// axi_s_to_fifos
module axi_s_to_fifos #(
    parameter integer FIFO_DEPTH = 32,
    parameter integer C_DATA_WIDTH = 32
)(
    input  logic                     clk,
    input  logic                     nrst,
    input  logic [31:0]  awaddr,
    input  logic [3:0]               awprot,
    input  logic                     awvalid,
    output logic                     awready,
    input  logic [C_DATA_WIDTH-1:0]  wdata,
    input  logic [C_DATA_WIDTH/8-1:0] wstrb,
    input  logic                     wvalid,
    output logic                     wready,
    output logic [1:0]               bresp,
    output logic                     bvalid,
    input  logic                     bready,
    input  logic [31:0]  araddr,
    input  logic [3:0]               arprot,
    input  logic                     arvalid,
    output logic                     arready,
    output logic [C_DATA_WIDTH-1:0]  rdata,
    output logic [1:0]               rresp,
    output logic                     rvalid,
    input  logic                     rready,
    input logic [C_DATA_WIDTH-1:0]  fifo_wdata,
    output logic                    fifo_full,
    output logic                    fifo_almost_full,
    input logic                     fifo_wena,
    output logic [C_DATA_WIDTH-1:0] fifo_rdata,
    output logic                    fifo_empty,
    output logic                    fifo_almost_empty,
    input logic                     fifo_rena
);
Size: about 7,300 cells after synthesis, roughly 230 I/O pins, ~99,000 µm² of cells after synthesis.
Settings: LEC_CHECK=0, CAP_MARGIN=20, CORE_MARGIN=2, CORE_UTILIZATION=24, SLEW_MARGIN=20; clock period 10.4 ns.
run.sh (not shown) runs the stock make flow with config.mk's settings and CLKGATE_MAP_FILE=.
Change:
Settings changed: CORE_UTILIZATION 24 to 71, MAX_ROUTING_LAYER from default to met4.
Clock period 10.4 ns to 6.4 ns, I/O delays scaled along.
What happened:
- The changed run ran to the end with violations: negative setup slack
- routed wire length came out lower by 8.8%
- flip-flop count stays the same
- cell count came out lower by 28%
- via count came out higher by 3.0%
- setup slack degrades by 2.5 ns
- core utilization came out higher by 52 points
- worst hold slack degrades by 0.054 ns
- clock-buffer cell count came out lower by 47
- clock power came out higher by 38%
- die size came out lower by 66%
- synthesized cell count stays the same
Change:
Settings changed: CORE_UTILIZATION 71 to 46, MAX_ROUTING_LAYER met4 to default.
Clock period 6.4 ns to 7.26 ns, I/O delays scaled along.
=> The changed run passed the timing, DRC and antenna checks. Die size grows by 54%. Non-clock buffer count came out higher by 10. Cell area rose by 1.9%. Wire length went up by 6.9%. Sequential share of layout area shrinks by 0.92 points. Combinational power goes down by 11%.
Change:
Settings changed: CORE_UTILIZATION 46 to 72, CTS_CLUSTER_SIZE from default to 14.
Clock period 7.26 ns to 4.03 ns, I/O delays scaled along.
Effect: The new run completed and failed the layout checks on negative setup slack. First-iteration DRC count goes up by 29%. Utilization rises by 32 points. Via count went up by 7.0%. Setup slack loses 0.96 ns. Clock skew drops by 0.0042 ns. Final area climbs by 2.6%. Die area drops by 36%. Power rises by 82%. Area after synthesis is unchanged. Hold slack improved by 0.019 ns. Sequential power rose by 81%.
Change:
Settings changed: CORE_UTILIZATION 72 to 40, CTS_CLUSTER_SIZE 14 to default, SETUP_SLACK_MARGIN from default to 0.94.
Clock period 4.03 ns to 7.26 ns, I/O delays scaled along.
What happened: This time the run finished clean. Register-to-register slack gets better by 2.4 ns. Hold slack gets worse by 0.086 ns. Die size goes up by 79%. Sequential cell count does not change. Power drops by 45%. Final area falls by 2.1%. Via count is lower by 6.1%. Sequential share of layout area came out higher by 1.0 points. Worst setup slack is better by 1.5 ns. Cell count went up by 12%. Routed wire length rises by 3.8%.
Change:
Settings changed: ABC_AREA from default to 1, CORE_ASPECT_RATIO from default to 1.33, CORE_UTILIZATION 40 to 53, CTS_CLUSTER_SIZE from default to 28, HOLD_SLACK_MARGIN from default to 0.14, SETUP_SLACK_MARGIN 0.94 to default.
Clock period 7.26 ns to 8.0 ns, I/O delays scaled along.
After rerunning:
- register-to-register slack gains 1.1 ns
- synthesized cell count grows by 76%
- power goes down by 2.1%
- count of clock-buffer cells in the layout decreases by 14
- clock power decreases by about 10%
- combinational power goes up by 19%
- core utilization rose by 13 points
- hold slack gets better by 0.058 ns
- worst setup slack is worse by 0.37 ns

== oak ==
Starting RTL as in the previous note.
Settings: LEC_CHECK=0, ABC_AREA=0, CAP_MARGIN=20, CELL_PAD_IN_SITES_GLOBAL_PLACEMENT=0, CORE_MARGIN=2, CORE_UTILIZATION=70, CTS_CLUSTER_DIAMETER=330, HOLD_SLACK_MARGIN=0.29, PLACE_DENSITY=0.64, SLEW_MARGIN=20, TNS_END_PERCENT=5; clock period 5.05 ns.
Status oak: flow complete, layout not clean - setup timing
### oak -> pine
- CTS_CLUSTER_DIAMETER: 330 -> unset
- HOLD_SLACK_MARGIN: 0.29 -> unset
- ABC_AREA: 0 -> unset
- PLACE_DENSITY: 0.64 -> unset
- CORE_UTILIZATION: 70 -> 45
- CELL_PAD_IN_SITES_GLOBAL_PLACEMENT: 0 -> unset
- TNS_END_PERCENT: 5 -> unset
- the clock period (ns, I/O delays scaled along): 5.05 -> 3.46
Findings:
- pine completed end to end; final checks failed (setup timing).
- pine vs. oak: pre-CTS setup slack fell 1.04 ns; clock distribution power shows an increase of 48%; count of clock-buffer cells in the layout went up; final non-filler cell area went up about 7%.
- read_index_fifo[2] as the first element of the critical path was reported by oak, and read_index_fifo[4] by pine.
--- input diff pine..birch ---
- an added MAX_ROUTING_LAYER of met4
- an added SETUP_SLACK_MARGIN of 0.59
- a change of CAP_MARGIN from 20 to 5
- an added ABC_AREA of 1
- a change of CORE_UTILIZATION from 45 to 71
- a change of the clock period (ns, I/O delays scaled along) from 3.46 to 6.4
birch | status: complete | timing, DRC, antenna: pass. pine: flow complete, layout not clean; failing: setup timing. From pine to birch the numbers moved as follows: finished layout cell area shrank by 8500 µm²; CTS H-tree depth flat. When the final numbers for pine and birch were put side by side, the required time of the worst setup path turned out to be greater in birch. birch reports a higher post-route non-filler standard cell count than pine does. Lower final critical-path share of the clock period was reported by birch, not pine. birch ended up with in -> async as its type of the tightest min-delay check; pine ended up with in -> reg. Going from pine to birch, number of fill cells in the layout fell about 45%, area taken by multi-input logic gates down about 9%, relative area change from synthesis to final layout now smaller, sequential share of layout area up 3.5 points. Compared with pine, birch shows wire length reported by the detailed router lower by 14%. | total met3 wirelength after detailed routing | birch vs pine | 17% higher |.
For maple, these inputs were changed with respect to birch:
- changing CAP_MARGIN from 5 to 20
- removing ABC_AREA (formerly 1)
- removing SETUP_SLACK_MARGIN (formerly 0.59)
- removing MAX_ROUTING_LAYER (formerly met4)
- changing CORE_UTILIZATION from 71 to 40
- changing the clock period (ns, I/O delays scaled along) from 6.4 to 7.26
--- outcome ---
As of maple, power of the sequential group had fallen by more than 10% compared to birch.
birch → maple: hold slack lower; setup slack -0.25 ns.
Max-slew violation count came out exactly the same in maple and birch.
[maple vs birch] synthesized-area fraction occupied by ao, oa, aoi and oai cells: lower in maple
> inputs changed (maple -> cedar)
- CORE_UTILIZATION changed from 40 to 18
- CELL_PAD_IN_SITES_GLOBAL_PLACEMENT newly set to 0
- PLACE_DENSITY_LB_ADDON newly set to 0.0
- the clock period (ns, I/O delays scaled along) changed from 7.26 to 10.2
[summary]
- Worst slew slack as a fraction of its limit: cedar better than maple
- Cmp maple and cedar / core utilization / lower: cedar
- cedar vs maple: total length of routed wires up in cedar
- cedar: cell-internal power 5600 µW below maple
- From maple to cedar the numbers moved as follows: design area up about 7.5%; layout-stage area growth over the synthesis result up 8.6 points; total global-route track usage down 8.7 points.
- From maple to cedar the numbers moved as follows: power density of the placed cells went down by 80 nW/µm², fraction of registers with async set/reset was more or less identical.
Power and IR drop assume default switching activity.
